Setup of harbor:
## cordic_stage
module cordic_stage (clk, reset, X_i, Y_i, Z_i, X_O, Y_O, Z_O);
  input clk;
  input reset;
  input  signed [15:0] X_i;
  input  signed [15:0] Y_i;
  input  signed [15:0] Z_i;
  output signed [15:0] X_O;
  output signed [15:0] Y_O;
  output signed [15:0] Z_O;
wire signed [15:0] as_O_asx_w_st1, as_O_asy_w_st1, as_O_asz_w_st1; 
wire signed [15:0] X_w_st1_st2, Y_w_st1_st2, Z_w_st1_st2;
wire signed [15:0] mux_z_st1_out;
wire dff_st1_out, xor_st1;
xor xor_gate(xor_st1, Z_i[15], Z_i[14]);
mux_2to1 mux_st1(.in0(Z_i), .in1({{2{Z_i[14]}}, {Z_i[13:0]}}), .sel(xor_st1), .out(mux_z_st1_out));
dff dff_st1(.in(xor_st1), .out(dff_st1_out), .clk(clk), .reset(reset));
add_sub asx_st1(.as_in1(X_i), .as_in2(Y_i), .as_control(~(mux_z_st1_out[15])), .as_out(as_O_asx_w_st1));
reg16b  reg16bxout_st1(.reg_in(as_O_asx_w_st1), .reg_out(X_w_st1_st2), .clk(clk), .reset(reset));
add_sub asy_st1(.as_in1(Y_i), .as_in2(X_i), .as_control(mux_z_st1_out[15]), .as_out(as_O_asy_w_st1));
reg16b  reg16byout_st1(.reg_in(as_O_asy_w_st1), .reg_out(Y_w_st1_st2), .clk(clk), .reset(reset));
add_sub asz_st1(.as_in1(mux_z_st1_out), .as_in2(16'h2000), .as_control(~(mux_z_st1_out[15])), .as_out(as_O_asz_w_st1));
reg16b  reg16bzout_st1(.reg_in(as_O_asz_w_st1), .reg_out(Z_w_st1_st2), .clk(clk), .reset(reset));
wire signed [15:0] as_O_asx_w_st2, as_O_asy_w_st2, as_O_asz_w_st2, X_w_st2_st3, Y_w_st2_st3, Z_w_st2_st3;
wire dff_st2_out;
dff dff_st2(.in(dff_st1_out), .out(dff_st2_out), .clk(clk), .reset(reset));
add_sub asx_st2(.as_in1(X_w_st1_st2), .as_in2(Y_w_st1_st2 >>> 1), .as_control(~(Z_w_st1_st2[15])), .as_out(as_O_asx_w_st2));
reg16b  reg16bxout_st2(.reg_in(as_O_asx_w_st2), .reg_out(X_w_st2_st3), .clk(clk), .reset(reset));
  ...
Settings: LEC_CHECK=0, CAP_MARGIN=5, CELL_PAD_IN_SITES_GLOBAL_PLACEMENT=0, CORE_MARGIN=2, CORE_UTILIZATION=61, CTS_CLUSTER_SIZE=43, GPL_ROUTABILITY_DRIVEN=0, GPL_TIMING_DRIVEN=1, MAX_ROUTING_LAYER=met4, MIN_ROUTING_LAYER=met1, SLEW_MARGIN=0; clock period 3.36 ns.
run.sh (not shown) runs the stock make flow with config.mk's settings and CLKGATE_MAP_FILE=.
### harbor -> willow
Settings: changing SLEW_MARGIN from 0 to 20; removing GPL_ROUTABILITY_DRIVEN (formerly 0); removing CELL_PAD_IN_SITES_GLOBAL_PLACEMENT (formerly 0); removing MAX_ROUTING_LAYER (formerly met4); removing CTS_CLUSTER_SIZE (formerly 43); changing CAP_MARGIN from 5 to 20; removing MIN_ROUTING_LAYER (formerly met1); changing CORE_UTILIZATION from 61 to 70; removing GPL_TIMING_DRIVEN (formerly 1); changing the clock period (ns, I/O delays scaled along) from 3.36 to 3.17.
Results
- harbor was carried through to the last stage, and its layout satisfied the timing, design-rule and antenna checks.
- Final checks on willow, whose flow otherwise completed, came back failing, citing negative setup slack.
- The fraction of area in multi-input gates reported for willow is smaller than that of harbor by 0.51 points.
- Taking harbor as the reference, in willow final setup slack of the worst path has decreased, routed length per placed instance has increased, fill cell total of the finished layout has decreased, net count of the finished layout has increased, number of setup buffers added after CTS has increased.
- Finished layout cell area: willow > harbor
- Arrival time reported for the critical path endpoint on willow is down relative to harbor.
- The sequential share of layout area of willow is lower than that of harbor.

Setup of run A:
Starting RTL as in the previous note.
clock: 3.17 ns
lec_check: 0
cap_margin: 20
core_margin: 2
core_utilization: 72
cts_cluster_diameter: 29
cts_cluster_size: 32
place_density: 0.35
setup_slack_margin: 0.91
slew_margin: 20
Run A got as far as 5_1_grt, where a tool error ended the run.
Input changes introduced in run B (baseline for comparison: run A):
- swapping 29 for 25 in CTS_CLUSTER_DIAMETER
- clearing PLACE_DENSITY, which used to be 0.35
- swapping 72 for 70 in CORE_UTILIZATION
- swapping 0.91 for 0.43 in SETUP_SLACK_MARGIN
[summary]
Run B got as far as 5_1_grt, where a tool error ended the run. Run B — width of the die 4.0 um higher, run A as reference. Looking at full die area across both flows, run B is the weaker of the two, with run A ahead. Going from run A to run B, height of the die grew slightly. Between run B and run A, the number of top-level pins does not differ in any meaningful way. Going from run A to run B, area of the placeable core shows an increase of about 3.4%, post-CTS repair timing setup buffer count up 15%.
diff inputs: run B => run C
- removing SETUP_SLACK_MARGIN (formerly 0.43)
- changing CORE_UTILIZATION from 70 to 40
- removing CTS_CLUSTER_SIZE (formerly 32)
- removing CTS_CLUSTER_DIAMETER (formerly 25)
- changing the clock period (ns, I/O delays scaled along) from 3.17 to 3.52
Run C finished all stages; the layout is clean. Compared with run B, overall die width in run C increased by more than a quarter. Taking run B as the reference, in run C floorplan net count held steady, post-place instance area shrank by 0.95%, die area grew by 74%, instance count of the mapped netlist held steady. Compared with run B, in run C core box area went up 75%; number of H-tree levels now sits lower; number of cells in the design after placement rose by about 9%; post-CTS setup repair buffer count went down.
